==> design.v <==
module surrounding(CLK,rst,EN,TRIG1,TRIG2,TRIG3,TRIG4,TRIG5,ECHO1,ECHO2,ECHO3,ECHO4,ECHO5,min,distance);
input CLK;                
input rst;                
input EN;                 
output reg [3:0] distance;
output reg TRIG1,TRIG2,TRIG3,TRIG4,TRIG5;          
input ECHO1,ECHO2,ECHO3,ECHO4,ECHO5;               
output reg [3:0] min;    
reg [24:0] count;
reg [24:0] count0,count1,count2,count3,count4,count5;
reg [24:0] countsg;
always @(posedge CLK)
begin
    if(rst)
    begin
        count<=0;
        TRIG1<=0;
        TRIG2<=0;
        TRIG3<=0;
        TRIG4<=0;
        TRIG5<=0;
    end
    else if(EN==1)
	 begin 
	     TRIG1<=0;
		  TRIG2<=0;
		  TRIG3<=0;
		  TRIG4<=0;
		  TRIG5<=0;
	 end
	 else if(EN==0)
	 begin
	     if(count==0|count==1)  
		  begin
		        TRIG1<=1;
		        TRIG2<=1;
		        TRIG3<=1;
		        TRIG4<=1;
		        TRIG5<=1;
				  count<=count+1;
		  end
		  else if(count==5000)         
		  begin 
		        TRIG1<=0;
		        TRIG2<=0;
		        TRIG3<=0;
		        TRIG4<=0;
		        TRIG5<=0;
		        count<=0;
		  end
		  else 
		  begin 
		        TRIG1<=0;
		        TRIG2<=0;
		        TRIG3<=0;
		        TRIG4<=0;
		        TRIG5<=0;
				  count<=count+1;
		  end
	  end
end
always @(posedge CLK)
if(rst)
begin
    count0<=0;
    count1<=0;
    count2<=0;
    count3<=0;
    count4<=0;
    count5<=0;
    min<=0;
    distance<=0;
end
else
begin
    if(count0==5000)
	 begin
	     count0<=0;
	     count1<=0;
		  count2<=0;
		  count3<=0;
		  count4<=0;
		  count5<=0;
		  min<=0;
    end	  
	 else
	 begin
		   count0<=count0+1;
	      if(ECHO1==1)
			begin 
				count1<=count1+1;
			end
			if(ECHO2==1)
			begin 
			count2<=count2+1;
			end
			if(ECHO3==1)
			begin 
			count3<=count3+1;
			end
			if(ECHO4==1)
			begin 
			count4<=count4+1;
			end
			if(ECHO5==1)
			begin 
				count5<=count5+1;
			end
	 end
	 if(ECHO1+ECHO2+ECHO3+ECHO4+ECHO5==4)
	 begin
	     if(count1>58&&count2>58&&count3>58&&count4>58&&count5>58)  
		  begin
		      min<=0;
				distance<=0;
        end
        else if(ECHO1==0)
        begin
            min<=1;
				distance<=count1*10/58;
        end
        else if(ECHO2==0)
        begin
            min<=2;
				distance<=count2*10/58;
        end
        else if(ECHO3==0)
        begin
            min<=3;
            distance<=count3*10/58;
		  end 
        else if(ECHO4==0)
        begin
            min<=4;
				distance<=count4*10/58;
        end
        else if(ECHO5==0)
        begin
            min<=5;
				distance<=count5*10/58;
        end			  
	 end
end
endmodule
module surrounding_driver(CLK,rst,CE20,EN,minsg,SG90);
input EN;                 
input [3:0] minsg;
output reg SG90;    
input CLK;                    
input rst;                    
input CE20;                   
reg [24:0] pwm;
reg [24:0] count;
always @(posedge CLK)
begin
	  if(rst) pwm<=0;
	  else if(CE20)
	  case(minsg)
		  0:begin pwm<=0; end
		  1:begin pwm<=40;  end
		  2:begin pwm<=60; end
		  3:begin pwm<=80; end
		  4:begin pwm<=100;end
		  5:begin pwm<=120; end
		  default: pwm<=0; 
	  endcase
end
always @(posedge CLK)
begin
     if(rst)
	  begin
	       count<=0;
	       SG90<=0;
	  end
     else if(count==1000)
	  begin
	       count<=0;
	  end
	  else if(count<pwm) 
	       begin 
			     SG90<=1;
				  count<=count+1;
			 end
	  else
	       begin
			     SG90<=0;
				  count<=count+1;
			 end
end
endmodule
module display_dis(clk,rst,distance,dig,seg);
input clk;
input rst;
input [3:0]distance;
output reg[3:0]dig;
output reg[6:0]seg;
reg[3:0]data1,data2;
reg[3:0]data;
reg q;
always@(posedge clk)
if(rst)
begin
data1<=0;data2<=0;
end
else
begin
data1<=distance%10;
data2<=distance/10;
end
always @(posedge clk)
if(rst)
begin
	q<=0;dig<=0;data<=0;
end
else
begin
	q<=q+1;
	case(q)
	1'd0 : begin dig<=4'b0001; data<=data1; end
	1'd1 : begin dig<=4'b0010; data<=data2; end
	endcase
end
always @(data)
begin 
	case(data)
   4'd0 : seg=7'b1111110;
   4'd1 : seg=7'b0110000;
   4'd2 : seg=7'b1101101;
   4'd3 : seg=7'b1111001;
   4'd4 : seg=7'b0110011;
   4'd5 : seg=7'b1011011;
   4'd6 : seg=7'b1011111;
   4'd7 : seg=7'b1110000;
   4'd8 : seg=7'b1111111;
   4'd9 : seg=7'b1111011;
   default : seg=7'b1111110;
   endcase
end
endmodule
module sur(
    input        CLK,
    input        rst,
    input        EN_sur,
    input        ECHO1,
    input        ECHO2,
    input        ECHO3,
    input        ECHO4,
    input        ECHO5,
    output       TRIG1,
    output       TRIG2,
    output       TRIG3,
    output       TRIG4,
    output       TRIG5,
    output       SG90,
    output [3:0] dig,
    output [6:0] seg,
    output [3:0] dis
);
wire [3:0] min;
wire [3:0] distance;
reg [24:0] count2;
reg        CLK2;
wire       CE20 = (count2 == 2000) && !CLK2;
always @(posedge CLK)
begin
    if (rst)
    begin
        count2 <= 0;
        CLK2   <= 0;
    end
    else if (count2 == 2000)
    begin
        count2 <= 0;
        CLK2   <= ~CLK2;
    end
    else
        count2 <= count2 + 1;
end
surrounding inst4(
    .CLK(CLK), .rst(rst), .EN(EN_sur),
    .TRIG1(TRIG1), .TRIG2(TRIG2), .TRIG3(TRIG3), .TRIG4(TRIG4), .TRIG5(TRIG5),
    .ECHO1(ECHO1), .ECHO2(ECHO2), .ECHO3(ECHO3), .ECHO4(ECHO4), .ECHO5(ECHO5),
    .min(min), .distance(distance)
);
surrounding_driver inst1(
    .CLK(CLK), .rst(rst), .CE20(CE20), .EN(EN_sur), .minsg(min), .SG90(SG90)
);
display_dis inst(
    .clk(CLK), .rst(rst), .distance(distance), .dig(dig), .seg(seg)
);
assign dis = distance;
endmodule
==> run.sh <==
#!/bin/bash
# the make line also repeats each setting of config.mk as NAME=value (left out here)
make -C /OpenROAD-flow-scripts/flow DESIGN_CONFIG=/design/flow/config.mk WORK_HOME=/design/flow/orfs CLKGATE_MAP_FILE= finish
==> config.mk <==
export PLATFORM = sky130hd
export DESIGN_NAME = sur
export DESIGN_NICKNAME = sur
export VERILOG_FILES = /design/flow/design.v
export SDC_FILE = /design/flow/constraint.sdc
export NUM_CORES = 4
export LEC_CHECK = 0
export ABC_AREA = 1
export CAP_MARGIN = 15
export CELL_PAD_IN_SITES_GLOBAL_PLACEMENT = 2
export CORE_MARGIN = 2
export CORE_UTILIZATION = 17
export CTS_CLUSTER_DIAMETER = 118
export CTS_CLUSTER_SIZE = 13
export GPL_ROUTABILITY_DRIVEN = 0
export GPL_TIMING_DRIVEN = 0
export HOLD_SLACK_MARGIN = 0.28
export MAX_ROUTING_LAYER = met4
export SLEW_MARGIN = 25
export TNS_END_PERCENT = 10
==> constraint.sdc <==
create_clock -name core_clock -period 21.0 [get_ports {CLK}]
set_input_delay 4.2000 -clock core_clock [delete_from_list [all_inputs] [get_ports {CLK}]]
set_output_delay 4.2000 -clock core_clock [all_outputs]
set_load 0.01 [all_outputs]
==> out/summary.txt, run 1 <==
status - complete, no violations
Reg clk slew, reported paths - 0.07 ns
# DRC - 0
Crit Path Category - in2reg
Fin. Hold Viols - 0
sequential cell area - 5120 um^2
Wirelength per Cell - 15.1 um
required time worst endpoint - 21.48 ns
Post-synth top cells - nand2_1 (914), inv_1 (531), nor2_1 (387), a21oi_1 (278), nand3_1 (268)
max-slew violations - 0
Simple-Gate Area Share - 38.2%
CP arrival - 16.46 ns
buffers added on ports - 25
DP HPWL - 74.5 mm
cell mode on critical path - nand2_1
Comb area - 17500 um^2
first-pass GRT wire length - 141 mm
CTS Buf Count - 25
yosys stat cell total - 3968
Worst setup SP type - input pin
fin nets - 4298
CP endpoint kind - flip-flop
aoi share - 13.6%
Worst path top cell family by delay - simple AND/OR/NAND/NOR gates
die footprint - 151000 um^2
top cells by area - dfxtp_1 (20%), nand2_1 (14%), ha_1 (13%), inv_1 (7.9%), nor2_1 (5.8%)
H-tree depth - 1
CTS sink count - 256
WL final - 89.9 mm
Bufs on Longest Clock Path - 3
Late-Pin Clk Latency - 0.61 ns
critical path depth - 110
CTS root buffer - clkbuf_16
Post-Synthesis Cells - 3968
Vias per Instance - 4.18
total gr overflow - 0
Core Region - 147000 um^2
Synth Seq Share - 20.3%
iteration-0 DRC count of the detailed router - 1270
worst hold endpoint - inst1.count[0]$_SDFF_PP0_
most used flip-flop cell - dfxtp_1
Mapped Area - 25200 um^2
DIE WIDTH - 389 um
Max transition margin - 25.0%
worst setup path end - inst4.distance[0]$_SDFFE_PP0P_
reg2reg setup slack - 7.80 ns
Syn-to-layout area delta - 13.7%
area fraction in mux cells - 0%
cell with the most instances after synthesis - nand2_1
launch point of the worst path - ECHO2
cell type with the largest total area - dfxtp_1
CP Max Fanout - 10
initial antenna violation count - 5
first-pass iteration count of the detailed router - 7
main kind of combinational logic by area - simple AND/OR/NAND/NOR gates
flops out of synthesis - 256
largest net degree at the start of global routing - 14
setup repair bufs after CTS - 0
WHS - 0.446 ns
CTS tree - yes
vias after detailed routing - 24900
Floorplan Utilization - 17.1%
yosys stat area - 25200 um^2
# rows - 141
Ports - 29
Fmax - 62.6 MHz
type of the most critical hold path - reg2reg
yosys xor share - 4.21%
Hold Crit Depth - 1
Yosys warnings - 4
Critical-path top delay cell - clkdlybuf4s50_1
Hold Crit Start - inst1.count[0]$_SDFF_PP0_
FILL cells - 17000
max_cap viols - 0
Die Y - 389 um
reg2reg end - inst4.distance[0]$_SDFFE_PP0P_
Unique cell types - 69
Max-area cell share - 20.3%
CP bufs+invs - 11
tool warning count - 40
cts-stage hold buffer count - 0
area share of fa/ha/maj cells after synthesis - 13.5%
clock skew - 0.0396 ns
EDFF count, synth - 0
GRT Util Overall - 12.0%
syn avg cell area - 6.35 um^2
post-CTS sizing - 0
final setup vio count - 0
Crit Reg-Reg Startpoint - inst4.count5[1]$_SDFFE_PP0P_
unrepaired setup endpoints after global routing - no
R2R cell count - 116
Critical Path Max Stage Delay - 0.66 ns
worst-margin pin slew - 1.11 ns
Final Critical Period - 15.98 ns
cycle use final - 76.1%
post-route ant nets - 0
vias in the first global route - 24300
Setup TNS Final - 0 ns
async set-reset flop share out of synthesis - 0%
## routing by layer
metal | global-route usage, % | up-vias | routed length [um]
met1 | 16.4 | 11300 | 45500
met5 | - | - | 0
met3 | 1.21 | 78 | 2340
met2 | 19.1 | 279 | 39900
li1 | - | 13300 | -
met4 | 2.54 | 0 | 2180
## final cells by class
type,instances,area share [%]
diodes,2,0.0175
plain buffers,55,1.11
clock buffers,27,2.25
clock inverters,5,0.288
inverters,600,7.87
multi-input cells,3058,61.2
flip-flops and latches,256,17.9
well taps,1930,8.43
repair buffers,26,0.970
## metrics by stage
stage	setup slack, ns	std cells	area, um^2	util [%]
after floorplan	7.43	3969	25200	-
after global placement	4.16	5924	27900	18.9
after detailed placement	4.20	5925	27900	18.9
after CTS	4.80	5957	28600	19.4
after global routing	3.28	5959	28600	19.4
final	5.02	5959	28600	19.4
==> run 2: changes to the inputs <==
ABC_AREA = unset   (was 1)
CAP_MARGIN = 30   (was 15)
CORE_ASPECT_RATIO = 1.39   (was unset)
CORE_MARGIN = 9   (was 2)
CORE_UTILIZATION = 40   (was 17)
CTS_CLUSTER_DIAMETER = unset   (was 118)
CTS_CLUSTER_SIZE = 86   (was 13)
GPL_ROUTABILITY_DRIVEN = unset   (was 0)
HOLD_SLACK_MARGIN = unset   (was 0.28)
MIN_ROUTING_LAYER = met1   (was unset)
PLACE_DENSITY_LB_ADDON = 0.28   (was unset)
SLEW_MARGIN = 40   (was 25)
clock period = 12.4 ns   (was 21.0 ns; I/O delays follow)
==> out/summary.txt, run 2 <==
required time worst endpoint - 12.86 ns
Floorplan Utilization - 40.6%
Unique cell types - 150
Mapped Area - 26400 um^2
Critical-path top delay cell - or4b_1
Violated Checks - negative setup slack
Wirelength per Cell - 18.4 um
syn avg cell area - 7.79 um^2
vias after detailed routing - 25900
Max transition margin - 36.4%
n_diodes - 0
flops out of synthesis - 256
R2R cell count - 67
CTS Buf Count - 34
vias in the first global route - 25200
H-tree depth - 2
Post-Synthesis Cells - 3396
Core Region - 65100 um^2
Late-Pin Clk Latency - 0.57 ns
GRT Util Overall - 21.3%
Max-area cell share - 19.4%
Reg clk slew, reported paths - 0.06 ns
post-route ant nets - 0
area share of fa/ha/maj cells after synthesis - 13.1%
type of the most critical hold path - reg2reg
worst-margin pin slew - 0.954 ns
cell mode on critical path - buf_6
Hold Crit Start - inst4.min[3]$_DFF_P_
die footprint - 75800 um^2
yosys xor share - 10.1%
worst hold endpoint - inst4.min[3]$_DFF_P_
Final Util - 48.4%
iteration-0 DRC count of the detailed router - 1489
Ports - 29
launch point of the worst path - ECHO4
Hold Crit Depth - 2
CP arrival - 16.47 ns
cell with the most instances after synthesis - nor2_1
top cells by area - dfxtp_1 (19%), ha_1 (12%), nor2_1 (5.7%), xor2_1 (5.3%), a21oi_1 (4.4%)
cell type with the largest total area - dfxtp_1
CP bufs+invs - 11
Worst path top cell family by delay - AND-OR/OR-AND gates
Die Y - 321 um
aoi share - 26.4%
Critical Path Max Stage Delay - 0.58 ns
Fin. Hold Viols - 0
RD Place Congestion - 0.905
# DRC - 0
fin nets - 3844
Synth Seq Share - 19.4%
# rows - 110
CTS sink count - 256
WL final - 81.6 mm
first-pass iteration count of the detailed router - 6
CTS tree - yes
Syn-to-layout area delta - 19.2%
cts-stage hold buffer count - 0
CP endpoint kind - flip-flop
max_cap viols - 0
cycle use final - 129%
max-slew violations - 0
Final Critical Period - 16.01 ns
EDFF count, synth - 0
non-filler cells, final - 4433
critical path depth - 63
area fraction in mux cells - 2.31%
yosys stat cell total - 3396
CP Max Fanout - 10
clock skew - 0.0327 ns
largest net degree at the start of global routing - 15
buffers added on ports - 24
reg2reg setup slack - -3.48 ns
first-pass GRT wire length - 132 mm
worst setup path end - inst4.distance[0]$_SDFFE_PP0P_
main kind of combinational logic by area - AND-OR/OR-AND gates
Vias per Instance - 5.85
status - failed layout checks
reg2reg end - inst4.distance[0]$_SDFFE_PP0P_
Yosys warnings - 4
Simple-Gate Area Share - 24.3%
DP HPWL - 62.2 mm
Setup TNS Final - -12.89 ns
tool warning count - 43
Crit Reg-Reg Startpoint - inst4.count5[1]$_SDFFE_PP0P_
Worst setup SP type - input pin
final setup vio count - 4
unrepaired setup endpoints after global routing - yes
async set-reset flop share out of synthesis - 0%
Bufs on Longest Clock Path - 3
yosys stat area - 26400 um^2
most used flip-flop cell - dfxtp_1
CTS root buffer - clkbuf_16
DIE WIDTH - 236 um
Final WS setup - -3.61 ns
placed insts - 4261
Fmax - 62.5 MHz
Crit Path Category - in2reg
total gr overflow - 0
initial antenna violation count - 0
Post-synth top cells - nor2_1 (401), nand2_1 (293), ha_1 (261), dfxtp_1 (256), a21oi_1 (233)
-- run 2: cell type report --
class | instances | area (um^2)
Fill cell | 6366 | 33600
Multi-Input combinational cell | 2906 | 21800
Sequential cell | 256 | 5140
Timing Repair Buffer | 137 | 1110
Tap cell | 840 | 1050
Clock buffer | 42 | 911
Buffer | 135 | 868
Inverter | 98 | 379
Clock inverter | 19 | 256
-- run 2: metal layers --
layer  track usage, %  vias up  part of all wire (%)
li1                 -    13000                     -
met1             25.1    12400                    44
met2             37.7      402                    50
met3             2.22      117                   2.9
met4             6.23        0                   2.6
met5                -        -                     0
-- run 2: metrics by stage --
step | hold slack [ns] | setup WS, ns | area (um^2)
2_1_floorplan | 0.426 | -2.46 | 26800
3_3_place_gp | 0.438 | -5.91 | 28100
3_5_place_dp | 0.470 | -6.01 | 28200
4_1_cts | 0.483 | -3.34 | 30700
5_1_grt | 0.495 | -4.13 | 31500
6_report | 0.479 | -3.61 | 31500
-- run 2: what timing repair did --
action | CTS | global route
setup buffers | 72 | 41
gates resized | 177 | 106
setup endpoints to repair | 4 | 4
endpoints found under the hold margin | 0 | 0
pin swaps | 72 | 77
==> run 3: changes to the inputs <==
CAP_MARGIN = 15   (was 30)
CELL_PAD_IN_SITES_GLOBAL_PLACEMENT = unset   (was 2)
CORE_ASPECT_RATIO = 0.59   (was 1.39)
CORE_MARGIN = 4   (was 9)
CORE_UTILIZATION = 65   (was 40)
CTS_CLUSTER_DIAMETER = 279   (was unset)
CTS_CLUSTER_SIZE = unset   (was 86)
GPL_TIMING_DRIVEN = unset   (was 0)
MIN_ROUTING_LAYER = unset   (was met1)
PLACE_DENSITY_LB_ADDON = unset   (was 0.28)
SETUP_SLACK_MARGIN = 1.93   (was unset)
SLEW_MARGIN = 20   (was 40)
TNS_END_PERCENT = 30   (was 10)
clock period = 21.3 ns   (was 12.4 ns; I/O delays follow)
==> out/summary.txt, run 3 <==
cell with the most instances after synthesis - nor2_1
Final WS setup - 2.38 ns
tool warning count - 43
max-slew violations - 0
Reg clk slew, reported paths - 0.07 ns
Unique cell types - 150
top layer in use - met4
aoi share - 26.4%
yosys stat cell total - 3396
DR WL met3 - 10.7 mm
H-tree depth - 1
RD Place Congestion - 1.06
Final Critical Period - 18.92 ns
first-pass GRT wire length - 126 mm
CP Max Fanout - 35
Worst path top cell family by delay - AND-OR/OR-AND gates
Hold Crit Start - inst1.count[0]$_SDFF_PP0_
worst setup path end - inst4.distance[0]$_SDFFE_PP0P_
worst-margin pin slew - 1.23 ns
clock skew - 0.0173 ns
Max transition margin - 17.0%
# DRC - 0
Wirelength per Cell - 20.5 um
syn avg cell area - 7.79 um^2
fin nets - 3661
Post-synth top cells - nor2_1 (401), nand2_1 (293), ha_1 (261), dfxtp_1 (256), a21oi_1 (233)
n_diodes - 0
Bufs on Longest Clock Path - 3
yosys xor share - 10.1%
initial antenna violation count - 0
# rows - 56
post-route ant nets - 0
Ports - 29
top cells by area - dfxtp_1 (19%), ha_1 (12%), nor2_1 (5.7%), xor2_1 (5.3%), a21oi_1 (4.4%)
placed insts - 3836
async set-reset flop share out of synthesis - 0%
Worst setup SP type - input pin
Setup TNS Final - 0 ns
required time worst endpoint - 21.75 ns
CTS tree - yes
largest net degree at the start of global routing - 95
Synth Seq Share - 19.4%
critical path depth - 60
Core Region - 39900 um^2
cell type with the largest total area - dfxtp_1
CTS Buf Count - 26
EDFF count, synth - 0
worst hold endpoint - inst1.count[0]$_SDFF_PP0_
vias in the first global route - 23700
CTS root buffer - clkbuf_16
Syn-to-layout area delta - 7.65%
reg2reg end - inst4.distance[0]$_SDFFE_PP0P_
status - complete, no violations
Fmax - 52.9 MHz
cycle use final - 88.8%
unrepaired setup endpoints after global routing - yes
cell mode on critical path - buf_4
met1 wire length - 37.4 mm
GRT Util Overall - 35.2%
CP endpoint kind - flip-flop
yosys stat area - 26400 um^2
area fraction in mux cells - 2.31%
Late-Pin Clk Latency - 0.57 ns
reg2reg setup slack - 3.40 ns
WHS - 0.483 ns
DP HPWL - 61.4 mm
Floorplan Utilization - 66.2%
final setup vio count - 0
Hold Crit Depth - 1
buffers added on ports - 26
CTS sink count - 256
max_cap viols - 0
Mapped Area - 26400 um^2
Post-Synthesis Cells - 3396
Area after DPL - 26800 um^2
R2R cell count - 62
Fin. Hold Viols - 0
Crit Reg-Reg Startpoint - inst4.count1[3]$_SDFFE_PP0P_
WL final - 80.5 mm
pre-CTS WS - 0.380 ns
vias after detailed routing - 27000
Die Y - 163 um
metal2 WL - 31.3 mm
Final Util - 71.3%
die footprint - 44100 um^2
CP bufs+invs - 9
launch point of the worst path - ECHO3
total gr overflow - 0
Yosys warnings - 4
Simple-Gate Area Share - 24.3%
area share of fa/ha/maj cells after synthesis - 13.1%
Vias per Instance - 6.87
CP arrival - 19.37 ns
flops out of synthesis - 256
main kind of combinational logic by area - AND-OR/OR-AND gates
Crit Path Category - in2reg
Critical-path top delay cell - or4b_1
first-pass iteration count of the detailed router - 9
final instance area - 28500 um^2
Max-area cell share - 19.4%
non-filler cells, final - 3926
most used flip-flop cell - dfxtp_1
DIE WIDTH - 271 um
type of the most critical hold path - reg2reg
iteration-0 DRC count of the detailed router - 3661
Critical Path Max Stage Delay - 0.58 ns
[run 3: cell type report]
class / instances / area (um^2)
repair buffers: 97 / 813
clock inverters: 18 / 224
well taps: 522 / 653
flip-flops and latches: 256 / 5120
clock buffers: 29 / 682
multi-input cells: 2906 / 20600
fillers: 3126 / 11500
inverters: 98 / 375
[run 3: per-layer routing]
metal | up-vias | GRT usage (%)
met1 | 12600 | 51.8
met3 | 142 | 10.9
met4 | 0 | 4.08
li1 | 12600 | -
met2 | 1549 | 48.3
met5 | - | -
[run 3: repair_timing]
item                                    in CTS  in global routing
gates cloned                                 0                  0
endpoints found under the setup margin       3                  3
hold buffers                                 0                  0
pin swaps                                    2                 19
buffers inserted                             8                 35
resized                                     12                 83
==> run 4: changes to the inputs <==
CAP_MARGIN = 20   (was 15)
CORE_ASPECT_RATIO = unset   (was 0.59)
CORE_MARGIN = 2   (was 4)
CORE_UTILIZATION = 72   (was 65)
CTS_CLUSTER_DIAMETER = unset   (was 279)
CTS_CLUSTER_SIZE = 100   (was unset)
MAX_ROUTING_LAYER = unset   (was met4)
SETUP_SLACK_MARGIN = unset   (was 1.93)
TNS_END_PERCENT = unset   (was 30)
clock period = 25.4 ns   (was 21.3 ns; I/O delays follow)
==> out/summary.txt, run 4 <==
flops out of synthesis - 256
GRT Util Overall - 38.1%
cell mode on critical path - and3_1
yosys stat cell total - 3396
launch point of the worst path - ECHO3
vias in the first global route - 25200
pre-CTS WS - 3.06 ns
Fin. Hold Viols - 0
CP Max Fanout - 37
total gr overflow - 0
Simple-Gate Area Share - 24.3%
CTS sink count - 256
Final WS setup - 3.59 ns
Critical Path Max Stage Delay - 0.69 ns
max_cap viols - 0
buffers added on ports - 26
Mapped Area - 26400 um^2
n_diodes - 0
Bufs on Longest Clock Path - 3
H-tree depth - 1
Final Critical Period - 21.81 ns
top cells by area - dfxtp_1 (19%), ha_1 (12%), nor2_1 (5.7%), xor2_1 (5.3%), a21oi_1 (4.4%)
cts-stage hold buffer count - 0
Max-area cell share - 19.4%
worst-margin pin slew - 1.11 ns
post-route ant nets - 0
Unique cell types - 150
aoi share - 26.4%
tool warning count - 42
max-slew violations - 0
vias after detailed routing - 26500
Yosys warnings - 4
CTS root buffer - clkbuf_16
cycle use final - 85.9%
Crit Reg-Reg Startpoint - inst4.count3[3]$_SDFFE_PP0P_
Die Y - 196 um
Hold Crit Depth - 2
EDFF count, synth - 0
Post-synth top cells - nor2_1 (401), nand2_1 (293), ha_1 (261), dfxtp_1 (256), a21oi_1 (233)
grt met2 use - 67.5%
CP bufs+invs - 3
Wirelength per Cell - 19.6 um
clock skew - 0.0113 ns
first-pass iteration count of the detailed router - 6
Floorplan Utilization - 72.8%
Reg clk slew, reported paths - 0.06 ns
reg2reg end - inst4.distance[1]$_SDFFE_PP0P_
met3 usage - 3.94%
# rows - 70
Late-Pin Clk Latency - 0.59 ns
status - complete, no violations
Syn-to-layout area delta - 4.84%
initial antenna violation count - 0
iteration-0 DRC count of the detailed router - 2273
Vias per Instance - 6.92
RD Place Congestion - 1.02
yosys stat area - 26400 um^2
type of the most critical hold path - reg2reg
R2R cell count - 57
area share of fa/ha/maj cells after synthesis - 13.1%
unrepaired setup endpoints after global routing - no
critical path depth - 54
worst hold endpoint - inst4.min[3]$_DFF_P_
DIE WIDTH - 196 um
setup repair bufs after CTS - 0
async set-reset flop share out of synthesis - 0%
reg2reg setup slack - 6.63 ns
yosys xor share - 10.1%
post-CTS sizing - 0
syn avg cell area - 7.79 um^2
CP arrival - 22.35 ns
required time worst endpoint - 25.94 ns
cell type with the largest total area - dfxtp_1
Critical-path top delay cell - o41ai_2
Fmax - 45.8 MHz
WL final - 75.1 mm
Max transition margin - 26.3%
Synth Seq Share - 19.4%
Ports - 29
cell with the most instances after synthesis - nor2_1
Core Region - 36300 um^2
DP HPWL - 55.0 mm
CP endpoint kind - flip-flop
Crit Path Category - in2reg
GR peak layer - met2
Worst path top cell family by delay - AND-OR/OR-AND gates
area fraction in mux cells - 2.31%
# DRC - 0
main kind of combinational logic by area - AND-OR/OR-AND gates
Setup TNS Final - 0 ns
M1 GR Usage - 46.9%
CTS tree - yes
largest net degree at the start of global routing - 82
worst setup path end - inst4.distance[1]$_SDFFE_PP0P_
most used flip-flop cell - dfxtp_1
Post-Synthesis Cells - 3396
Worst setup SP type - input pin
final setup vio count - 0
die footprint - 38300 um^2
fin nets - 3616
Hold Crit Start - inst4.min[3]$_DFF_P_
first-pass GRT wire length - 124 mm
CTS Buf Count - 29
==> run 4: per-layer routing <==
metal,vias up,routed length [um]
met5,-,0
met4,0,3290
met3,260,5070
met2,1229,36100
met1,12500,30600
li1,12500,-
==> run 4: cell type report <==
| type | count | area, um^2 |
|---|---|---|
| clock buffers | 33 | 771 |
| clock inverters | 21 | 282 |
| fillers | 2601 | 8620 |
| inverters | 98 | 368 |
| multi-input cells | 2906 | 20200 |
| flip-flops and latches | 256 | 5120 |
| well taps | 468 | 586 |
| repair buffers | 49 | 410 |
==> run 4: stage by stage <==
step | instance area, um^2 | instances | hold WS, ns | utilization, %
finish | 27700 | 3831 | 0.479 | 76.3
global route | 27700 | 3831 | 0.511 | 76.3
CTS | 27700 | 3830 | 0.471 | 76.3
detailed placement | 26700 | 3776 | 0.456 | 73.4
global placement | 26700 | 3776 | 0.443 | 73.4
floorplan | 26400 | 3397 | 0.426 | -
==> run 5: changes to the inputs <==
ABC_AREA = 0   (was unset)
CAP_MARGIN = 15   (was 20)
CELL_PAD_IN_SITES_GLOBAL_PLACEMENT = 2   (was unset)
CORE_UTILIZATION = 17   (was 72)
CTS_CLUSTER_DIAMETER = 118   (was unset)
CTS_CLUSTER_SIZE = 13   (was 100)
GPL_ROUTABILITY_DRIVEN = 1   (was unset)
GPL_TIMING_DRIVEN = 0   (was unset)
HOLD_SLACK_MARGIN = 0.28   (was unset)
MAX_ROUTING_LAYER = met4   (was unset)
SLEW_MARGIN = 25   (was 20)
TNS_END_PERCENT = 15   (was unset)
clock period = 21.0 ns   (was 25.4 ns; I/O delays follow)
==> out/summary.txt, run 5 <==
cell mode on critical path - buf_6
area fraction in mux cells - 2.31%
Floorplan Utilization - 17.1%
H-tree depth - 1
cycle use final - 95.0%
Reg clk slew, reported paths - 0.07 ns
Hold Crit Start - inst4.min[3]$_DFF_P_
yosys stat cell total - 3396
max-slew violations - 0
first-pass GRT wire length - 139 mm
Vias per Instance - 4.51
Final Critical Period - 19.94 ns
critical path depth - 62
syn avg cell area - 7.79 um^2
final instance area - 30000 um^2
initial antenna violation count - 0
Late-Pin Clk Latency - 0.57 ns
Max transition margin - 27.5%
metal2 WL - 37.9 mm
Wirelength per Cell - 15.7 um
n_diodes - 0
CP Max Fanout - 10
total gr overflow - 0
WHS - 0.469 ns
buffers added on ports - 24
largest net degree at the start of global routing - 14
top layer in use - met4
Post-synth top cells - nor2_1 (401), nand2_1 (293), ha_1 (261), dfxtp_1 (256), a21oi_1 (233)
# rows - 144
Crit Path Category - in2reg
WL final - 86.0 mm
Critical-path top delay cell - clkdlybuf4s50_1
worst hold endpoint - inst4.min[3]$_DFF_P_
async set-reset flop share out of synthesis - 0%
area share of fa/ha/maj cells after synthesis - 13.1%
Worst setup SP type - input pin
most used flip-flop cell - dfxtp_1
RD Place Congestion - 0.811
cell with the most instances after synthesis - nor2_1
FILL cells - 17500
CTS tree - yes
DP HPWL - 67.6 mm
tool warning count - 40
CTS sink count - 256
Syn-to-layout area delta - 13.6%
Hold Crit Depth - 2
worst-margin pin slew - 1.06 ns
Worst path top cell family by delay - AND-OR/OR-AND gates
Critical Path Max Stage Delay - 0.79 ns
worst setup path end - inst4.distance[1]$_SDFFE_PP0P_
vias in the first global route - 24000
iteration-0 DRC count of the detailed router - 1299
cts-stage hold buffer count - 0
CTS root buffer - clkbuf_16
unrepaired setup endpoints after global routing - no
aoi share - 26.4%
# DRC - 0
R2R cell count - 64
fin nets - 3726
reg2reg end - inst4.distance[1]$_SDFFE_PP0P_
type of the most critical hold path - reg2reg
DIE WIDTH - 398 um
launch point of the worst path - ECHO2
EDFF count, synth - 0
Simple-Gate Area Share - 24.3%
final setup vio count - 0
die footprint - 159000 um^2
Die Y - 398 um
vias after detailed routing - 24800
Bufs on Longest Clock Path - 3
Crit Reg-Reg Startpoint - inst4.count1[1]$_SDFFE_PP0P_
DR WL met3 - 1.68 mm
Unique cell types - 150
Ports - 29
main kind of combinational logic by area - AND-OR/OR-AND gates
Post-Synthesis Cells - 3396
clock skew - 0.0117 ns
CTS Buf Count - 24
yosys xor share - 10.1%
CP arrival - 20.45 ns
Yosys warnings - 4
Mapped Area - 26400 um^2
CP endpoint kind - flip-flop
flops out of synthesis - 256
Synth Seq Share - 19.4%
Area after DPL - 29300 um^2
reg2reg setup slack - 3.23 ns
top cells by area - dfxtp_1 (19%), ha_1 (12%), nor2_1 (5.7%), xor2_1 (5.3%), a21oi_1 (4.4%)
met1 wire length - 45.1 mm
post-route ant nets - 0
status - complete, no violations
Fin. Hold Viols - 0
GRT Util Overall - 10.9%
required time worst endpoint - 21.51 ns
cell type with the largest total area - dfxtp_1
Core Region - 154000 um^2
Fmax - 50.1 MHz
max_cap viols - 0
CP bufs+invs - 10
Max-area cell share - 19.4%
yosys stat area - 26400 um^2
first-pass iteration count of the detailed router - 5
## run 5: layer usage
layer	track usage, %	vias to the layer above
li1	-	12700
met4	1.58	0
met2	17.2	266
met3	0.784	56
met1	15.6	11700
met5	-	-
## run 5: cell type report
| class | instances | area [um^2] | area share (%) |
|---|---|---|---|
| Clock buffer | 25 | 604 | 2.01 |
| Sequential cell | 256 | 5120 | 17.1 |
| Inverter | 98 | 368 | 1.22 |
| Timing Repair Buffer | 27 | 268 | 0.891 |
| Tap cell | 2044 | 2560 | 8.51 |
| Clock inverter | 3 | 40.0 | 0.133 |
| Multi-Input combinational cell | 2906 | 20300 | 67.6 |
| Buffer | 137 | 783 | 2.61 |
## run 5: what timing repair did
item	CTS	global route
buffers inserted	0	3
gates resized	0	24
setup endpoints to repair	0	3
## run 5: per-stage QoR
| stage | std cells | setup slack, ns | utilization [%] | TNS, ns |
|---|---|---|---|---|
| floorplan | 3397 | 3.93 | - | 0 |
| global placement | 5465 | -0.547 | 19.0 | -1.04 |
| detailed placement | 5465 | -0.436 | 19.0 | -0.801 |
| CTS | 5493 | 0.126 | 19.4 | 0 |
| global route | 5496 | 0.00372 | 19.5 | 0 |
| finish | 5496 | 1.06 | 19.5 | 0 |
==> run 6: changes to the inputs <==
CAP_MARGIN = 20   (was 15)
CELL_PAD_IN_SITES_GLOBAL_PLACEMENT = unset   (was 2)
CORE_ASPECT_RATIO = 1.5   (was unset)
CORE_UTILIZATION = 43   (was 17)
CTS_CLUSTER_DIAMETER = unset   (was 118)
CTS_CLUSTER_SIZE = unset   (was 13)
GPL_TIMING_DRIVEN = 1   (was 0)
HOLD_SLACK_MARGIN = unset   (was 0.28)
MAX_ROUTING_LAYER = unset   (was met4)
MIN_ROUTING_LAYER = met2   (was unset)
PLACE_DENSITY = 0.49   (was unset)
SLEW_MARGIN = 5   (was 25)
TNS_END_PERCENT = unset   (was 15)
clock period = 26.8 ns   (was 21.0 ns; I/O delays follow)
==> out/summary.txt, run 6 <==
Fin. Hold Viols - 0
Final Critical Period - 22.64 ns
reg2reg end - inst4.distance[1]$_SDFFE_PP0P_
initial antenna violation count - 0
top cells by area - dfxtp_1 (19%), ha_1 (12%), nor2_1 (5.7%), xor2_1 (5.3%), a21oi_1 (4.4%)
CTS Buf Count - 29
async set-reset flop share out of synthesis - 0%
Final WS setup - 4.16 ns
setup repair bufs after CTS - 0
status - complete, no violations
largest net degree at the start of global routing - 77
CP Max Fanout - 48
Core Region - 61000 um^2
Floorplan Utilization - 43.4%
required time worst endpoint - 27.34 ns
area fraction in mux cells - 2.31%
FILL cells - 6188
post-route ant nets - 0
CP bufs+invs - 3
vias in the first global route - 36500
CP arrival - 23.18 ns
vias after detailed routing - 35500
Max-area cell share - 19.4%
Setup TNS Final - 0 ns
final setup vio count - 0
worst-margin pin slew - 1.19 ns
Hold Crit Start - inst4.count0[0]$_SDFF_PP0_
cts-stage hold buffer count - 0
RD Place Congestion - 1.17
Simple-Gate Area Share - 24.3%
aoi share - 26.4%
Syn-to-layout area delta - 6.08%
Synth Seq Share - 19.4%
type of the most critical hold path - reg2reg
Late-Pin Clk Latency - 0.64 ns
main kind of combinational logic by area - AND-OR/OR-AND gates
Reg clk slew, reported paths - 0.06 ns
WL final - 84.7 mm
Yosys warnings - 4
flops out of synthesis - 256
DP HPWL - 63.9 mm
yosys xor share - 10.1%
Area after DPL - 27100 um^2
DIE WIDTH - 206 um
# rows - 111
area share of fa/ha/maj cells after synthesis - 13.1%
unrepaired setup endpoints after global routing - no
yosys stat cell total - 3396
CTS root buffer - clkbuf_16
cell type with the largest total area - dfxtp_1
Mapped Area - 26400 um^2
clock skew - 0.0494 ns
GRT Util Overall - 39.1%
max-slew violations - 0
Wirelength per Cell - 20.4 um
fin nets - 3618
cell with the most instances after synthesis - nor2_1
cell mode on critical path - a21oi_1
Crit Path Category - in2reg
R2R cell count - 57
total gr overflow - 0
CTS sink count - 256
die footprint - 63500 um^2
yosys stat area - 26400 um^2
Max transition margin - 20.3%
Unique cell types - 150
EDFF count, synth - 0
first-pass iteration count of the detailed router - 11
# DRC - 0
Ports - 29
CTS tree - yes
first-pass GRT wire length - 132 mm
final instance area - 28100 um^2
most used flip-flop cell - dfxtp_1
post-CTS sizing - 0
Critical Path Max Stage Delay - 0.72 ns
Crit Reg-Reg Startpoint - inst4.count3[3]$_SDFFE_PP0P_
Vias per Instance - 8.54
buffers added on ports - 26
cycle use final - 84.5%
WHS - 0.473 ns
tool warning count - 41
iteration-0 DRC count of the detailed router - 6799
CP endpoint kind - flip-flop
launch point of the worst path - ECHO2
Die Y - 308 um
max_cap viols - 0
Worst setup SP type - input pin
Hold Crit Depth - 1
Fmax - 44.2 MHz
reg2reg setup slack - 7.02 ns
Critical-path top delay cell - a2111oi_1
Post-Synthesis Cells - 3396
critical path depth - 52
syn avg cell area - 7.79 um^2
Worst path top cell family by delay - AND-OR/OR-AND gates
H-tree depth - 1
worst hold endpoint - inst4.count0[0]$_SDFF_PP0_
Bufs on Longest Clock Path - 3
pre-CTS WS - 4.32 ns
worst setup path end - inst4.distance[1]$_SDFFE_PP0P_
Post-synth top cells - nor2_1 (401), nand2_1 (293), ha_1 (261), dfxtp_1 (256), a21oi_1 (233)
-- run 6: metal layers --
metal	track usage, %	wire length (um)	share of wire, %
met1	-	0	0
met2	52.2	45300	53
met3	45.0	30100	35
met4	8.17	9060	11
met5	9.37	274	0.32
-- run 6: area by class of cell --
type	count	area (um^2)	area share [%]
multi-input combinational	2906	20200	71.9
sequential	256	5120	18.3
tap	791	990	3.53
clock buffer	42	855	3.05
timing repair buffer	51	428	1.53
inverter	98	368	1.31
clock inverter	9	97.6	0.348
antenna	3	7.51	0.0268
-- run 6: stage by stage --
step                      utilization (%)  std cells
after global routing                 46.0       4153
after global placement               44.4       4097
after detailed placement             44.4       4097
after CTS                            45.9       4148
after floorplan                         -       3397
final                                46.0       4156
==> run 7: changes to the inputs <==
ABC_AREA = 1   (was 0)
CAP_MARGIN = 15   (was 20)
CORE_ASPECT_RATIO = 0.59   (was 1.5)
CORE_UTILIZATION = 65   (was 43)
CTS_CLUSTER_DIAMETER = 279   (was unset)
GPL_ROUTABILITY_DRIVEN = unset   (was 1)
GPL_TIMING_DRIVEN = unset   (was 1)
MAX_ROUTING_LAYER = met4   (was unset)
MIN_ROUTING_LAYER = unset   (was met2)
PLACE_DENSITY = unset   (was 0.49)
SETUP_SLACK_MARGIN = 1.93   (was unset)
SLEW_MARGIN = 20   (was 5)
TNS_END_PERCENT = 30   (was unset)
clock period = 14.7 ns   (was 26.8 ns; I/O delays follow)
==> out/summary.txt, run 7 <==
Vias per Instance - 6.12
CTS tree - yes
Core Region - 38300 um^2
yosys stat area - 25200 um^2
top cells by area - dfxtp_1 (20%), nand2_1 (14%), ha_1 (13%), inv_1 (7.9%), nor2_1 (5.8%)
non-filler cells, final - 4589
Critical Path Max Stage Delay - 0.27 ns
main kind of combinational logic by area - simple AND/OR/NAND/NOR gates
Post-synth top cells - nand2_1 (914), inv_1 (531), nor2_1 (387), a21oi_1 (278), nand3_1 (268)
CTS Buf Count - 26
GRT Util Overall - 39.9%
DP HPWL - 61.2 mm
Fmax - 70.3 MHz
vias after detailed routing - 28100
Crit Path Category - in2reg
first-pass GRT wire length - 128 mm
# rows - 55
WL final - 83.3 mm
Mapped Area - 25200 um^2
Max-area cell share - 20.3%
metal2 WL - 33.8 mm
# DRC - 0
clock skew - 0.0394 ns
Synth Seq Share - 20.3%
most used flip-flop cell - dfxtp_1
cycle use final - 96.8%
R2R cell count - 123
EDFF count, synth - 0
Critical-path top delay cell - nor2_1
area fraction in mux cells - 0%
top layer in use - met4
CP bufs+invs - 16
DR WL met3 - 10.2 mm
largest net degree at the start of global routing - 64
CP Max Fanout - 10
worst-margin pin slew - 1.10 ns
post-route ant nets - 0
first-pass iteration count of the detailed router - 6
critical path depth - 113
Syn-to-layout area delta - 12.9%
fin nets - 4329
met1 wire length - 36.8 mm
required time worst endpoint - 15.18 ns
Die Y - 155 um
flops out of synthesis - 256
Simple-Gate Area Share - 38.2%
type of the most critical hold path - reg2reg
CTS root buffer - clkbuf_16
buffers added on ports - 26
Wirelength per Cell - 18.2 um
unrepaired setup endpoints after global routing - yes
CP endpoint kind - flip-flop
iteration-0 DRC count of the detailed router - 4012
Crit Reg-Reg Startpoint - inst4.count5[1]$_SDFFE_PP0P_
WHS - 0.446 ns
Hold Crit Depth - 1
die footprint - 40400 um^2
aoi share - 13.6%
cell with the most instances after synthesis - nand2_1
cts-stage hold buffer count - 0
Ports - 29
DIE WIDTH - 260 um
Hold Crit Start - count2[0]$_SDFF_PP0_
vias in the first global route - 25300
Final Critical Period - 14.23 ns
Late-Pin Clk Latency - 0.61 ns
syn avg cell area - 6.35 um^2
placed insts - 4467
H-tree depth - 1
worst setup path end - inst4.distance[0]$_SDFFE_PP0P_
CTS sink count - 256
launch point of the worst path - ECHO4
cell type with the largest total area - dfxtp_1
Max transition margin - 25.6%
Fin. Hold Viols - 0
Reg clk slew, reported paths - 0.06 ns
max_cap viols - 0
final setup vio count - 0
async set-reset flop share out of synthesis - 0%
Post-Synthesis Cells - 3968
Floorplan Utilization - 65.9%
Unique cell types - 69
tool warning count - 44
Worst setup SP type - input pin
status - complete, no violations
yosys xor share - 4.21%
yosys stat cell total - 3968
max-slew violations - 0
CP arrival - 14.71 ns
Worst path top cell family by delay - simple AND/OR/NAND/NOR gates
worst hold endpoint - count2[0]$_SDFF_PP0_
cell mode on critical path - nand2_2
Yosys warnings - 4
reg2reg end - inst4.distance[0]$_SDFFE_PP0P_
area share of fa/ha/maj cells after synthesis - 13.5%
RD Place Congestion - 1.02
initial antenna violation count - 5
total gr overflow - 0
reg2reg setup slack - 0.86 ns
Bufs on Longest Clock Path - 3
-- run 7: per-layer routing --
layer	global-route usage, %	vias up
met5	-	-
met4	9.69	0
met3	7.98	256
met2	57.3	1682
met1	57.0	12800
li1	-	13400
-- run 7: what timing repair did --
| item | CTS | global route |
|---|---|---|
| endpoints found under the setup margin | 4 | 4 |
| hold endpoints to repair | 0 | 0 |
| gates cloned | 4 | 0 |
| pin swaps | 79 | 86 |
| buffers inserted | 38 | 29 |
| resized | 177 | 101 |
-- run 7: area by class of cell --
type                    count  area, um^2
well taps                 513         642
repair buffers            110        1000
clock inverters            11         141
diodes                      5        12.5
clock buffers              35         734
fillers                  3043        9810
flip-flops and latches    256        5120
multi-input cells        3058       18500
inverters                 600        2290
repair inverters            1        5.00
-- run 7: stage by stage --
stage | TNS (ns) | util (%) | setup slack (ns) | area [um^2]
2_1_floorplan | 0 | - | 2.39 | 25200
3_3_place_gp | 0 | 67.7 | 0.795 | 25900
3_5_place_dp | -0.0705 | 67.7 | -0.0705 | 25900
4_1_cts | 0 | 72.5 | 1.51 | 27800
5_1_grt | -0.165 | 74.4 | -0.149 | 28500
6_report | 0 | 74.4 | 0.473 | 28500
==> run 8: changes to the inputs <==
CAP_MARGIN = 20   (was 15)
CORE_ASPECT_RATIO = unset   (was 0.59)
CORE_UTILIZATION = 64   (was 65)
CTS_CLUSTER_DIAMETER = unset   (was 279)
MAX_ROUTING_LAYER = unset   (was met4)
SETUP_SLACK_MARGIN = unset   (was 1.93)
TNS_END_PERCENT = unset   (was 30)
clock period = 23.7 ns   (was 14.7 ns; I/O delays follow)
==> out/summary.txt, run 8 <==
status - complete, no violations
Final Util - 69.4%
most used flip-flop cell - dfxtp_1
WL final - 69.9 mm
CTS tree - yes
critical path depth - 111
area fraction in mux cells - 0%
launch point of the worst path - ECHO4
post-CTS sizing - 0
DIE WIDTH - 202 um
unrepaired setup endpoints after global routing - no
Critical-path top delay cell - clkdlybuf4s50_1
Reg clk slew, reported paths - 0.06 ns
type of the most critical hold path - reg2reg
worst-margin pin slew - 0.997 ns
aoi share - 13.6%
yosys stat cell total - 3968
area share of fa/ha/maj cells after synthesis - 13.5%
flops out of synthesis - 256
Unique cell types - 69
non-filler cells, final - 4523
Mapped Area - 25200 um^2
Post-synth top cells - nand2_1 (914), inv_1 (531), nor2_1 (387), a21oi_1 (278), nand3_1 (268)
CTS root buffer - clkbuf_16
Crit Path Category - in2reg
max-slew violations - 0
largest net degree at the start of global routing - 60
required time worst endpoint - 24.17 ns
Crit Reg-Reg Startpoint - inst4.count5[1]$_SDFFE_PP0P_
Simple-Gate Area Share - 38.2%
cell mode on critical path - nand2_1
worst hold endpoint - inst1.count[0]$_SDFF_PP0_
yosys xor share - 4.21%
Area after DPL - 25900 um^2
Core Region - 38700 um^2
clock skew - 0.0270 ns
H-tree depth - 1
Hold Crit Depth - 1
Hold Crit Start - inst1.count[0]$_SDFF_PP0_
Fin. Hold Viols - 0
R2R cell count - 120
Max-area cell share - 20.3%
EDFF count, synth - 0
fin nets - 4259
total gr overflow - 0
Floorplan Utilization - 65.0%
CP endpoint kind - flip-flop
Ports - 29
Die Y - 202 um
cycle use final - 69.8%
Final Critical Period - 16.54 ns
Max transition margin - 33.3%
WHS - 0.447 ns
worst setup path end - inst4.distance[0]$_SDFFE_PP0P_
Bufs on Longest Clock Path - 3
RD Place Congestion - 0.989
Wirelength per Cell - 15.4 um
DP HPWL - 55.0 mm
Yosys warnings - 4
setup repair bufs after CTS - 0
first-pass GRT wire length - 116 mm
Post-Synthesis Cells - 3968
GRT Util Overall - 33.4%
first-pass iteration count of the detailed router - 6
CP bufs+invs - 15
cell with the most instances after synthesis - nand2_1
CTS Buf Count - 29
iteration-0 DRC count of the detailed router - 2069
die footprint - 41000 um^2
reg2reg setup slack - 10.49 ns
Late-Pin Clk Latency - 0.60 ns
Synth Seq Share - 20.3%
tool warning count - 42
# DRC - 0
main kind of combinational logic by area - simple AND/OR/NAND/NOR gates
async set-reset flop share out of synthesis - 0%
Setup TNS Final - 0 ns
final setup vio count - 0
Worst path top cell family by delay - simple AND/OR/NAND/NOR gates
# rows - 72
placed insts - 4470
CP Max Fanout - 44
Fmax - 60.5 MHz
cell type with the largest total area - dfxtp_1
CTS sink count - 256
Syn-to-layout area delta - 6.62%
Critical Path Max Stage Delay - 0.47 ns
Worst setup SP type - input pin
reg2reg end - inst4.distance[0]$_SDFFE_PP0P_
max_cap viols - 0
yosys stat area - 25200 um^2
post-route ant nets - 0
final instance area - 26900 um^2
cts-stage hold buffer count - 0
syn avg cell area - 6.35 um^2
vias after detailed routing - 26100
top cells by area - dfxtp_1 (20%), nand2_1 (14%), ha_1 (13%), inv_1 (7.9%), nor2_1 (5.8%)
n_diodes - 0
buffers added on ports - 26
vias in the first global route - 24400
initial antenna violation count - 0
CP arrival - 17.01 ns
Vias per Instance - 5.78
-- run 8: layout make-up --
class | instances | area (um^2)
Multi-Input combinational cell | 3058 | 17500
Fill cell | 3452 | 11900
Sequential cell | 256 | 5120
Inverter | 600 | 2250
Clock buffer | 41 | 811
Tap cell | 518 | 648
Timing Repair Buffer | 38 | 350
Clock inverter | 12 | 160
-- run 8: metal layers --
layer / GRT usage (%) / up-vias / wire (um)
met1: 43.6 / 12000 / 31200
met3: 3.60 / 135 / 4140
met4: 10.3 / 0 / 1960
li1: - / 13200 / -
met5: 0 / - / 0
met2: 57.7 / 824 / 32600
-- run 8: through the flow --
step / worst slack (ns)
global placement: 7.68
detailed placement: 6.89
floorplan: 9.59
finish: 7.16
global route: 5.63
CTS: 7.36
==> run 9: changes to the inputs <==
ABC_AREA = unset   (was 1)
CORE_UTILIZATION = 72   (was 64)
CTS_CLUSTER_DIAMETER = 231   (was unset)
CTS_CLUSTER_SIZE = 15   (was unset)
clock period = 17.0 ns   (was 23.7 ns; I/O delays follow)
==> out/summary.txt, run 9 <==
unrepaired setup endpoints after global routing - yes
# rows - 70
post-route ant nets - 0
Bufs on Longest Clock Path - 3
CP Max Fanout - 9
critical path depth - 64
aoi share - 26.4%
GR peak layer - met2
most used flip-flop cell - dfxtp_1
Final WS setup - -0.136 ns
main kind of combinational logic by area - AND-OR/OR-AND gates
worst setup path end - inst4.distance[1]$_SDFFE_PP0P_
flops out of synthesis - 256
Simple-Gate Area Share - 24.3%
CTS sink count - 256
Critical-path top delay cell - or4_1
Floorplan Utilization - 72.8%
first-pass iteration count of the detailed router - 9
Post-Synthesis Cells - 3396
grt met2 use - 71.0%
buffers added on ports - 26
tool warning count - 43
Core Region - 36300 um^2
syn avg cell area - 7.79 um^2
Final Critical Period - 17.14 ns
DP HPWL - 58.6 mm
reg2reg end - inst4.distance[1]$_SDFFE_PP0P_
reg2reg setup slack - 0.42 ns
Late-Pin Clk Latency - 0.56 ns
Post-synth top cells - nor2_1 (401), nand2_1 (293), ha_1 (261), dfxtp_1 (256), a21oi_1 (233)
Wirelength per Cell - 19.5 um
Max-area cell share - 19.4%
met3 usage - 4.02%
CTS root buffer - clkbuf_16
largest net degree at the start of global routing - 80
cell with the most instances after synthesis - nor2_1
die footprint - 38300 um^2
Syn-to-layout area delta - 17.1%
Reg clk slew, reported paths - 0.08 ns
H-tree depth - 1
pre-CTS WS - -0.804 ns
Hold Crit Depth - 1
Critical Path Max Stage Delay - 0.58 ns
Violated Checks - negative setup slack
Fin. Hold Viols - 0
M1 GR Usage - 46.5%
cell type with the largest total area - dfxtp_1
area share of fa/ha/maj cells after synthesis - 13.1%
Unique cell types - 150
CTS tree - yes
top cells by area - dfxtp_1 (19%), ha_1 (12%), nor2_1 (5.7%), xor2_1 (5.3%), a21oi_1 (4.4%)
yosys xor share - 10.1%
final setup vio count - 2
CP arrival - 17.61 ns
CP bufs+invs - 14
worst-margin pin slew - 1.13 ns
initial antenna violation count - 3
DIE WIDTH - 196 um
R2R cell count - 68
Crit Path Category - in2reg
first-pass GRT wire length - 127 mm
Worst path top cell family by delay - AND-OR/OR-AND gates
cell mode on critical path - buf_4
Vias per Instance - 6.81
Final Util - 85.2%
WL final - 81.5 mm
RD Place Congestion - 0.998
non-filler cells, final - 4176
Ports - 29
Max transition margin - 24.4%
max_cap viols - 0
max-slew violations - 0
WHS - 0.485 ns
CP endpoint kind - flip-flop
Setup TNS Final - -0.237 ns
fin nets - 3980
yosys stat area - 26400 um^2
Hold Crit Start - count2[0]$_SDFF_PP0_
launch point of the worst path - ECHO3
type of the most critical hold path - reg2reg
# DRC - 0
yosys stat cell total - 3396
vias after detailed routing - 28400
Synth Seq Share - 19.4%
Fmax - 58.4 MHz
vias in the first global route - 26900
area fraction in mux cells - 2.31%
Yosys warnings - 4
Mapped Area - 26400 um^2
CTS Buf Count - 21
placed insts - 4113
status - failed layout checks
Die Y - 196 um
EDFF count, synth - 0
async set-reset flop share out of synthesis - 0%
total gr overflow - 0
clock skew - 0.0398 ns
Worst setup SP type - input pin
cts-stage hold buffer count - 0
iteration-0 DRC count of the detailed router - 2853
required time worst endpoint - 17.48 ns
GRT Util Overall - 38.8%
Crit Reg-Reg Startpoint - inst4.count2[3]$_SDFFE_PP0P_
cycle use final - 101%
worst hold endpoint - count2[0]$_SDFF_PP0_
run 9: area by class of cell:
cell class | instances | area [um^2]
antenna | 3 | 7.51
clock buffer | 22 | 529
clock inverter | 2 | 25.0
fill | 2117 | 5380
inverter | 98 | 368
multi-input combinational | 2906 | 21100
sequential | 256 | 5120
tap | 468 | 586
timing repair buffer | 421 | 3280
run 9: timing repair:
item | in CTS | in global routing
resized | 6 | 176
pin swaps | 3 | 45
cloned | 0 | 1
endpoints found under the setup margin | 2 | 4
buffers inserted | 2 | 33
run 9: per-layer routing:
layer  share of wire [%]  vias up
li1                    -    13200
met1                  39    13400
met2                  49     1447
met3                 7.0      365
met4                 4.6        0
met5                   0        -
run 9: stage by stage:
stage	area, um^2
after floorplan	26400
after global placement	29200
after detailed placement	29200
after CTS	29800
after global routing	31000
final	31000
==> run 10: changes to the inputs <==
ABC_AREA = 1   (was unset)
CAP_MARGIN = 30   (was 20)
CELL_PAD_IN_SITES_GLOBAL_PLACEMENT = 3   (was unset)
CORE_ASPECT_RATIO = 1.39   (was unset)
CORE_MARGIN = 9   (was 2)
CORE_UTILIZATION = 67   (was 72)
CTS_CLUSTER_DIAMETER = unset   (was 231)
CTS_CLUSTER_SIZE = 86   (was 15)
GPL_TIMING_DRIVEN = 0   (was unset)
MAX_ROUTING_LAYER = met4   (was unset)
MIN_ROUTING_LAYER = met1   (was unset)
PLACE_DENSITY_LB_ADDON = 0.28   (was unset)
SLEW_MARGIN = 40   (was 20)
TNS_END_PERCENT = 10   (was unset)
clock period = 12.4 ns   (was 17.0 ns; I/O delays follow)
==> out/summary.txt, run 10 <==
Unique cell types - 69
area fraction in mux cells - 0%
main kind of combinational logic by area - simple AND/OR/NAND/NOR gates
EDFF count, synth - 0
die footprint - 45000 um^2
status - stopped before the end
yosys stat area - 25200 um^2
top cells by area - dfxtp_1 (20%), nand2_1 (14%), ha_1 (13%), inv_1 (7.9%), nor2_1 (5.8%)
Simple-Gate Area Share - 38.2%
Die Y - 247 um
cell with the most instances after synthesis - nand2_1
async set-reset flop share out of synthesis - 0%
Post-synth top cells - nand2_1 (914), inv_1 (531), nor2_1 (387), a21oi_1 (278), nand3_1 (268)
Synth Seq Share - 20.3%
Post-Synthesis Cells - 3968
area share of fa/ha/maj cells after synthesis - 13.5%
DIE WIDTH - 182 um
yosys xor share - 4.21%
Floorplan Utilization - 68.0%
Core Region - 37100 um^2
flops out of synthesis - 256
most used flip-flop cell - dfxtp_1
Max-area cell share - 20.3%
syn avg cell area - 6.35 um^2
Yosys warnings - 4
Err - [ERROR FLW-0024] Place density exceeds 1.0 (current PLACE_DENSITY_LB_ADDON =  0.28). Please check if the value of  PLACE_DENSITY_LB_ADDON is between 0 and 0.99.
cell type with the largest total area - dfxtp_1
Mapped Area - 25200 um^2
# rows - 83
yosys stat cell total - 3968
Stop stage - 3_1_place_gp_skip_io
aoi share - 13.6%
==> run 11: changes to the inputs <==
ABC_AREA = unset   (was 1)
CAP_MARGIN = 35   (was 30)
CELL_PAD_IN_SITES_DETAIL_PLACEMENT = 1   (was unset)
CELL_PAD_IN_SITES_GLOBAL_PLACEMENT = unset   (was 3)
CORE_ASPECT_RATIO = 0.59   (was 1.39)
CORE_MARGIN = 3   (was 9)
CORE_UTILIZATION = 32   (was 67)
CTS_CLUSTER_DIAMETER = 279   (was unset)
CTS_CLUSTER_SIZE = unset   (was 86)
GPL_TIMING_DRIVEN = unset   (was 0)
HOLD_SLACK_MARGIN = 0.14   (was unset)
MAX_ROUTING_LAYER = met5   (was met4)
MIN_ROUTING_LAYER = unset   (was met1)
PLACE_DENSITY_LB_ADDON = unset   (was 0.28)
SETUP_SLACK_MARGIN = 4.02   (was unset)
SLEW_MARGIN = 20   (was 40)
TNS_END_PERCENT = 30   (was 10)
clock period = 18.5 ns   (was 12.4 ns; I/O delays follow)
==> out/summary.txt, run 11 <==
status - complete, no violations
final setup vio count - 0
flops out of synthesis - 256
Syn-to-layout area delta - 21.9%
Post-Synthesis Cells - 3396
syn avg cell area - 7.79 um^2
worst hold endpoint - inst4.count0[0]$_SDFF_PP0_
Late-Pin Clk Latency - 0.62 ns
reg2reg setup slack - 1.70 ns
buffers added on ports - 26
CTS Buf Count - 29
Worst setup SP type - input pin
max_cap viols - 0
FILL cells - 9783
iteration-0 DRC count of the detailed router - 2388
CP Max Fanout - 16
Mapped Area - 26400 um^2
vias after detailed routing - 27700
DP HPWL - 68.9 mm
launch point of the worst path - ECHO1
critical path depth - 66
CTS sink count - 256
Final Util - 39.6%
worst-margin pin slew - 0.935 ns
Max transition margin - 37.4%
initial antenna violation count - 0
R2R cell count - 72
CP endpoint kind - flip-flop
metal2 WL - 39.3 mm
largest net degree at the start of global routing - 67
WL final - 95.4 mm
vias in the first global route - 26400
CTS tree - yes
async set-reset flop share out of synthesis - 0%
required time worst endpoint - 18.99 ns
met1 wire length - 48.6 mm
Crit Path Category - in2reg
Fin. Hold Viols - 0
Final WS setup - 1.31 ns
area share of fa/ha/maj cells after synthesis - 13.1%
post-route ant nets - 0
first-pass iteration count of the detailed router - 6
EDFF count, synth - 0
CP bufs+invs - 16
GRT Util Overall - 20.4%
Core Region - 81400 um^2
tool warning count - 43
CP arrival - 17.67 ns
Yosys warnings - 4
Crit Reg-Reg Startpoint - inst4.count1[3]$_SDFFE_PP0P_
RD Place Congestion - 0.975
die footprint - 86200 um^2
first-pass GRT wire length - 148 mm
H-tree depth - 1
Simple-Gate Area Share - 24.3%
pre-CTS WS - -0.456 ns
Bufs on Longest Clock Path - 3
Ports - 29
Die Y - 227 um
top cells by area - dfxtp_1 (19%), ha_1 (12%), nor2_1 (5.7%), xor2_1 (5.3%), a21oi_1 (4.4%)
n_diodes - 0
Max-area cell share - 19.4%
Unique cell types - 150
Critical Path Max Stage Delay - 0.52 ns
cell mode on critical path - buf_4
aoi share - 26.4%
# DRC - 0
CTS root buffer - clkbuf_16
fin nets - 3864
cell with the most instances after synthesis - nor2_1
type of the most critical hold path - reg2reg
Final Critical Period - 17.19 ns
yosys xor share - 10.1%
area fraction in mux cells - 2.31%
Hold Crit Start - inst4.count0[0]$_SDFF_PP0_
most used flip-flop cell - dfxtp_1
Synth Seq Share - 19.4%
Critical-path top delay cell - or4b_1
yosys stat area - 26400 um^2
Reg clk slew, reported paths - 0.06 ns
Floorplan Utilization - 32.5%
Comb area - 21900 um^2
Fmax - 58.2 MHz
top layer in use - met4
unrepaired setup endpoints after global routing - yes
max-slew violations - 0
DIE WIDTH - 380 um
clock skew - 0.0291 ns
reg2reg end - inst4.distance[1]$_SDFFE_PP0P_
DR WL met3 - 6.26 mm
main kind of combinational logic by area - AND-OR/OR-AND gates
cycle use final - 92.9%
yosys stat cell total - 3396
sequential cell area - 5120 um^2
Worst path top cell family by delay - AND-OR/OR-AND gates
Wirelength per Cell - 20.2 um
cell type with the largest total area - dfxtp_1
total gr overflow - 0
Post-synth top cells - nor2_1 (401), nand2_1 (293), ha_1 (261), dfxtp_1 (256), a21oi_1 (233)
Vias per Instance - 5.87
Hold Crit Depth - 1
worst setup path end - inst4.distance[1]$_SDFFE_PP0P_
# rows - 80
==> run 11: layout make-up <==
| class | count | share of cell area [%] |
|---|---|---|
| Tap cell | 1107 | 4.30 |
| Inverter | 98 | 1.14 |
| Sequential cell | 256 | 15.9 |
| Timing Repair Buffer | 296 | 7.84 |
| Multi-Input combinational cell | 2907 | 67.9 |
| Clock buffer | 39 | 2.49 |
| Clock inverter | 13 | 0.435 |
==> run 11: repair_timing <==
item                       in CTS  in global routing
hold buffers                    0                  0
setup endpoints to repair       4                  4
cloned                          2                  1
pin swaps                     104                 80
resized                       194                116
setup buffers                 114                 65
==> run 11: routing by layer <==
layer,up-vias,GRT usage [%]
li1,13000,-
met1,13700,32.0
met2,823,29.2
met3,113,3.57
met4,0,2.63
met5,-,0
==> run 11: through the flow <==
step                std cells  instance area [um^2]  setup TNS (ns)  hold WS (ns)
floorplan                3397                 26800               0         0.426
global placement         4478                 28300               0         0.456
detailed placement       4479                 28300          -0.799         0.465
CTS                      4647                 31100               0         0.479
global route             4716                 32200               0         0.498
finish                   4716                 32200               0         0.473
